## adaptive_pe
module adaptive_pe #(
    parameter integer MAX_WIDTH = 64,
    parameter integer MAX_ACC_WIDTH = 20   
)(
    input  wire                         clk,
    input  wire                         reset,
    input  wire                         ce,
    input  wire                         accumulate,
    input  wire                         test_mode,
    input  wire [2:0]                   precision_mode,
    input  wire [MAX_WIDTH-1:0]         weight_in,
    input  wire [MAX_WIDTH-1:0]         activation_in,
    input  wire [MAX_WIDTH-1:0]         mask_in,
    output reg  [MAX_ACC_WIDTH-1:0]     accumulated_sum,
    output wire                         clock_gated,
    output wire                         computation_skipped,
    output wire [2:0]                   active_precision   
);
For scale: roughly 3500 cells after synthesis, ~20 flip-flops, about 230 I/O pins, roughly 34000 sq um of cells after synthesis.
clock: 11.2 ns
lec_check: 0
cap_margin: 20
core_margin: 2
core_utilization: 72
cts_cluster_size: 62
max_routing_layer: met4
place_density_lb_addon: 0.22
slew_margin: 40
run.sh (not shown) runs the stock make flow with config.mk's settings and CLKGATE_MAP_FILE=.
The baseline stopped in 5_1_grt.
Edit:
- CORE_UTILIZATION: 72 -> 40
- CTS_CLUSTER_SIZE: 62 -> unset
- MAX_ROUTING_LAYER: met4 -> unset
- PLACE_DENSITY_LB_ADDON: 0.22 -> unset
- SLEW_MARGIN: 40 -> 20
- clock period: 11.2 -> 12.8 ns (I/O delays scaled with it)
After rerunning: The new run completed without violations; synthesized cell count does not change; area after synthesis is unchanged; die size grows by 78%.
Edit:
- CORE_UTILIZATION: 40 -> 72
- CTS_CLUSTER_SIZE: unset -> 34
- MAX_ROUTING_LAYER: unset -> met4
- clock period: 12.8 -> 11.2 ns (I/O delays scaled with it)
After rerunning:
- With this change the flow failed in 5_1_grt on GRT-0232
- die area falls by well over a third
- synthesized area does not change
- synthesized cell count is unchanged
Edit:
- CTS_CLUSTER_SIZE: 34 -> 41
- MAX_ROUTING_LAYER: met4 -> unset
- PLACE_DENSITY_LB_ADDON: unset -> 0.25
- TNS_END_PERCENT: unset -> 5
- clock period: 11.2 -> 11.5 ns (I/O delays scaled with it)
Result: The new run did not get past 5_1_grt with GRT-0116; die size is unchanged; area after synthesis is unchanged; synthesized cell count stays the same.
Edit:
- CORE_UTILIZATION: 72 -> 15
- CTS_CLUSTER_SIZE: 41 -> unset
- PLACE_DENSITY_LB_ADDON: 0.25 -> unset
- TNS_END_PERCENT: 5 -> unset
- clock period: 11.5 -> 13.3 ns (I/O delays scaled with it)
This time the run went through all stages and came out clean.
Synthesized area does not change.
Synthesized cell count is unchanged.
Die area rises to 4.7 times its value.
Edit:
- CORE_UTILIZATION: 15 -> 40
- CTS_CLUSTER_DIAMETER: unset -> 350
- TNS_END_PERCENT: unset -> 25
- clock period: 13.3 -> 13.0 ns (I/O delays scaled with it)
Result: Wire length drops by 13%; worst setup slack degrades by 200 ps.

---

## run 1
adaptive_pe again, from the RTL that the note above started with.
make LEC_CHECK=0 ABC_AREA=1 CAP_MARGIN=35 CELL_PAD_IN_SITES_GLOBAL_PLACEMENT=1 CORE_ASPECT_RATIO=0.63 CORE_MARGIN=4 CORE_UTILIZATION=38 CTS_CLUSTER_DIAMETER=179 GPL_TIMING_DRIVEN=0 HOLD_SLACK_MARGIN=0.16 MAX_ROUTING_LAYER=met5 MIN_ROUTING_LAYER=met2 SLEW_MARGIN=20 TNS_END_PERCENT=45 finish   # period 13.0 ns
Status(run 1) = ERROR, stage = global routing
The following lists how run 2 was set up differently from run 1:
- CTS_CLUSTER_SIZE newly set to 100
- MIN_ROUTING_LAYER removed (was met2)
- HOLD_SLACK_MARGIN removed (was 0.16)
- CORE_ASPECT_RATIO removed (was 0.63)
- CTS_CLUSTER_DIAMETER changed from 179 to 276
- TNS_END_PERCENT removed (was 45)
- MAX_ROUTING_LAYER removed (was met5)
- CELL_PAD_IN_SITES_GLOBAL_PLACEMENT removed (was 1)
- CAP_MARGIN changed from 35 to 20
- CORE_MARGIN changed from 4 to 2
- ABC_AREA removed (was 1)
- GPL_TIMING_DRIVEN removed (was 0)
Comparing run 2 and run 1, the higher chip area from the yosys synthesis statistics was measured on run 1. The synthesized cell count reported for run 2 is smaller than that of run 1 by about 17%. On final weighted congestion in routability-driven placement: between run 2 and run 1, it ends up lower for run 2. As far as sequential fraction of the synthesis area is concerned, run 1 and run 2 perform about the same. Between run 2 and run 1, it is run 2 whose cell total in the yosys stat output is lower, by 690. The final reports for run 2 and run 1 show post-synthesis share of cell area spent on and, or, nand and nor gates higher in the former. When run 2 is set beside run 1, its post-cts sizing count turns out to be 1 smaller. Summary: with run 1 as the reference, die size in run 2 moved down by a few percent. Run 2 finished every step from synthesis to the final layout, and the layout passed the timing, DRC and antenna checks. What ended run 1 was a tool error in global routing; the run never finished. On synthesized-area fraction occupied by xor and xnor cells: between run 2 and run 1, it ends up higher for run 2.
Edits applied to the flow inputs when going from run 2 to run 3:
- CTS_CLUSTER_DIAMETER removed (was 276)
- CORE_UTILIZATION changed from 38 to 67
- CTS_CLUSTER_SIZE changed from 100 to 41
- the clock period (ns, I/O delays scaled along) changed from 13.0 to 11.5
Results
- Between run 3 and run 2, the difference in sequential share of layout area is negligible.
- Run 3 had finished all stages when the layout checks came back failing, citing negative setup slack.
- Looking at number of non-filler instances in the completed layout, run 3 sits 28 below run 2.
- Summary of run 3 over run 2: final worst-path setup slack saw a decrease; clock-buffer cell count grew by 1; arrival time at the worst endpoint now sits lower; transition time of the tightest slew-check pin up 0.26 ns.
- Looking at number of gates on the worst path with buffers counted, run 3 sits about 6% higher than run 2 does.

---

The RTL this note starts from:
==> flow/design.v <==
`timescale 1ns / 1ps
module sparse_detector #(
    parameter WORD_SIZE = 64
)(
    input  wire [WORD_SIZE-1:0] data_in,
    output wire                 is_zero,     
    output wire                 is_sparse    
);
    assign is_zero = (data_in == {WORD_SIZE{1'b0}});
    function integer count_ones;
        input [WORD_SIZE-1:0] v;
        integer i, cnt;
        begin
            cnt = 0;
            for (i = 0; i < WORD_SIZE; i = i + 1)
                cnt = cnt + v[i];
            count_ones = cnt;
        end
    endfunction
    wire [6:0] ones_count = count_ones(data_in);
    assign is_sparse = (ones_count < (WORD_SIZE / 10));
endmodule
`timescale 1ns / 1ps
module adaptive_pe #(
    parameter integer MAX_WIDTH = 64,
    parameter integer MAX_ACC_WIDTH = 20   
)(
    input  wire                         clk,
    input  wire                         reset,
    input  wire                         ce,
    input  wire                         accumulate,
    input  wire                         test_mode,
    input  wire [2:0]                   precision_mode,
    input  wire [MAX_WIDTH-1:0]         weight_in,
    input  wire [MAX_WIDTH-1:0]         activation_in,
    input  wire [MAX_WIDTH-1:0]         mask_in,
    output reg  [MAX_ACC_WIDTH-1:0]     accumulated_sum,
    output wire                         clock_gated,
    output wire                         computation_skipped,
    output wire [2:0]                   active_precision   
);
    reg [6:0] active_bits;       
    reg [5:0] parallel_ops;      
    reg [8:0] max_value;         
    always @(*) begin
        case (precision_mode)
            3'b000: begin   
                active_bits = 7'd64;
                parallel_ops = 6'd64;
                max_value = 9'd1;
            end
            3'b001: begin   
                active_bits = 7'd64;
                parallel_ops = 6'd32;
                max_value = 9'd3;
            end
            3'b010: begin   
                active_bits = 7'd64;
                parallel_ops = 6'd16;
                max_value = 9'd15;
            end
            3'b011: begin   
                active_bits = 7'd64;
                parallel_ops = 6'd8;
                max_value = 9'd255;
            end
            default: begin   
                active_bits = 7'd64;
                parallel_ops = 6'd64;
                max_value = 9'd1;
            end
        endcase
    end
    assign active_precision = precision_mode;
    wire weight_is_zero, activation_is_zero;
    wire weight_is_sparse, activation_is_sparse;
    sparse_detector #(
        .WORD_SIZE(MAX_WIDTH)
    ) weight_detector (
        .data_in(weight_in),
        .is_zero(weight_is_zero),
        .is_sparse(weight_is_sparse)
    );
    sparse_detector #(
        .WORD_SIZE(MAX_WIDTH)
    ) activation_detector (
        .data_in(activation_in),
        .is_zero(activation_is_zero),
        .is_sparse(activation_is_sparse)
    );
    wire skip_compute = weight_is_zero || activation_is_zero;
    assign computation_skipped = skip_compute && ce;
    wire pe_enable = ce && !skip_compute;
    wire acc_enable = pe_enable || test_mode;
    assign clock_gated = !pe_enable;
    reg [MAX_ACC_WIDTH-1:0] compute_result;
    always @(*) begin
        case (precision_mode)
            3'b000: compute_result = compute_1bit();
            3'b001: compute_result = compute_2bit();
            3'b010: compute_result = compute_4bit();
            3'b011: compute_result = compute_8bit();
            default: compute_result = {MAX_ACC_WIDTH{1'b0}};
        endcase
    end
    function [MAX_ACC_WIDTH-1:0] compute_1bit;
        reg [MAX_WIDTH-1:0] xnor_result;
        integer i, count;
        begin
            xnor_result = ~(weight_in ^ activation_in) & mask_in;
            count = 0;
            for (i = 0; i < MAX_WIDTH; i = i + 1) begin
                count = count + xnor_result[i];
            end
            compute_1bit = count[MAX_ACC_WIDTH-1:0];
        end
    endfunction
    function [MAX_ACC_WIDTH-1:0] compute_2bit;
        integer i;
        reg [1:0] w, a;
        reg [3:0] product;
        integer sum;
        begin
            sum = 0;
            for (i = 0; i < 32; i = i + 1) begin
                w = weight_in[i*2 +: 2];
                a = activation_in[i*2 +: 2];
                product = w * a;   
                sum = sum + product;
            end
            compute_2bit = sum[MAX_ACC_WIDTH-1:0];
        end
    endfunction
    function [MAX_ACC_WIDTH-1:0] compute_4bit;
        integer i;
        reg [3:0] w, a;
        reg [7:0] product;
        integer sum;
        begin
            sum = 0;
            for (i = 0; i < 16; i = i + 1) begin
                w = weight_in[i*4 +: 4];
                a = activation_in[i*4 +: 4];
                product = w * a;   
                sum = sum + product;
            end
            compute_4bit = sum[MAX_ACC_WIDTH-1:0];
        end
    endfunction
    function [MAX_ACC_WIDTH-1:0] compute_8bit;
        integer i;
        reg [7:0] w, a;
        reg [15:0] product;
        integer sum;
        begin
            sum = 0;
            for (i = 0; i < 8; i = i + 1) begin
                w = weight_in[i*8 +: 8];
                a = activation_in[i*8 +: 8];
                product = w * a;   
                sum = sum + product;
            end
            compute_8bit = sum[MAX_ACC_WIDTH-1:0];
        end
    endfunction
    always @(posedge clk or posedge reset) begin
        if (reset) begin
            accumulated_sum <= {MAX_ACC_WIDTH{1'b0}};
        end else if (acc_enable) begin
            if (!accumulate) begin
                accumulated_sum <= {MAX_ACC_WIDTH{1'b0}};
            end else begin
                accumulated_sum <= accumulated_sum + compute_result;
            end
        end
    end
endmodule
export LEC_CHECK = 0
export ABC_AREA = 1
export CAP_MARGIN = 20
export CORE_MARGIN = 2
export CORE_UTILIZATION = 71
export CTS_CLUSTER_SIZE = 75
export MAX_ROUTING_LAYER = met4
export PLACE_DENSITY_LB_ADDON = 0.01
export SETUP_SLACK_MARGIN = 2.09
export SLEW_MARGIN = 20
create_clock -name core_clock -period 7.93 [get_ports {clk}]
The baseline never finished: it broke off in global routing.
Change:
Settings changed: ABC_AREA 1 to default, CORE_UTILIZATION 71 to 72, CTS_CLUSTER_DIAMETER from default to 323, CTS_CLUSTER_SIZE 75 to 41, PLACE_DENSITY_LB_ADDON 0.01 to default, SETUP_SLACK_MARGIN 2.09 to default.
Clock period 7.93 ns to 11.5 ns, I/O delays scaled along.
Outcome: The new run did not get past global routing; die area goes down by 5.7%; synthesized cell count fell by 17%; synthesized area decreases by 4.4%.
Change:
Settings changed: CTS_CLUSTER_DIAMETER 323 to default, CTS_CLUSTER_SIZE 41 to 34, MAX_ROUTING_LAYER met4 to default.
The changed run did not get past global routing.
Die area does not change.
Synthesized cell count stays the same.
Area after synthesis is unchanged.
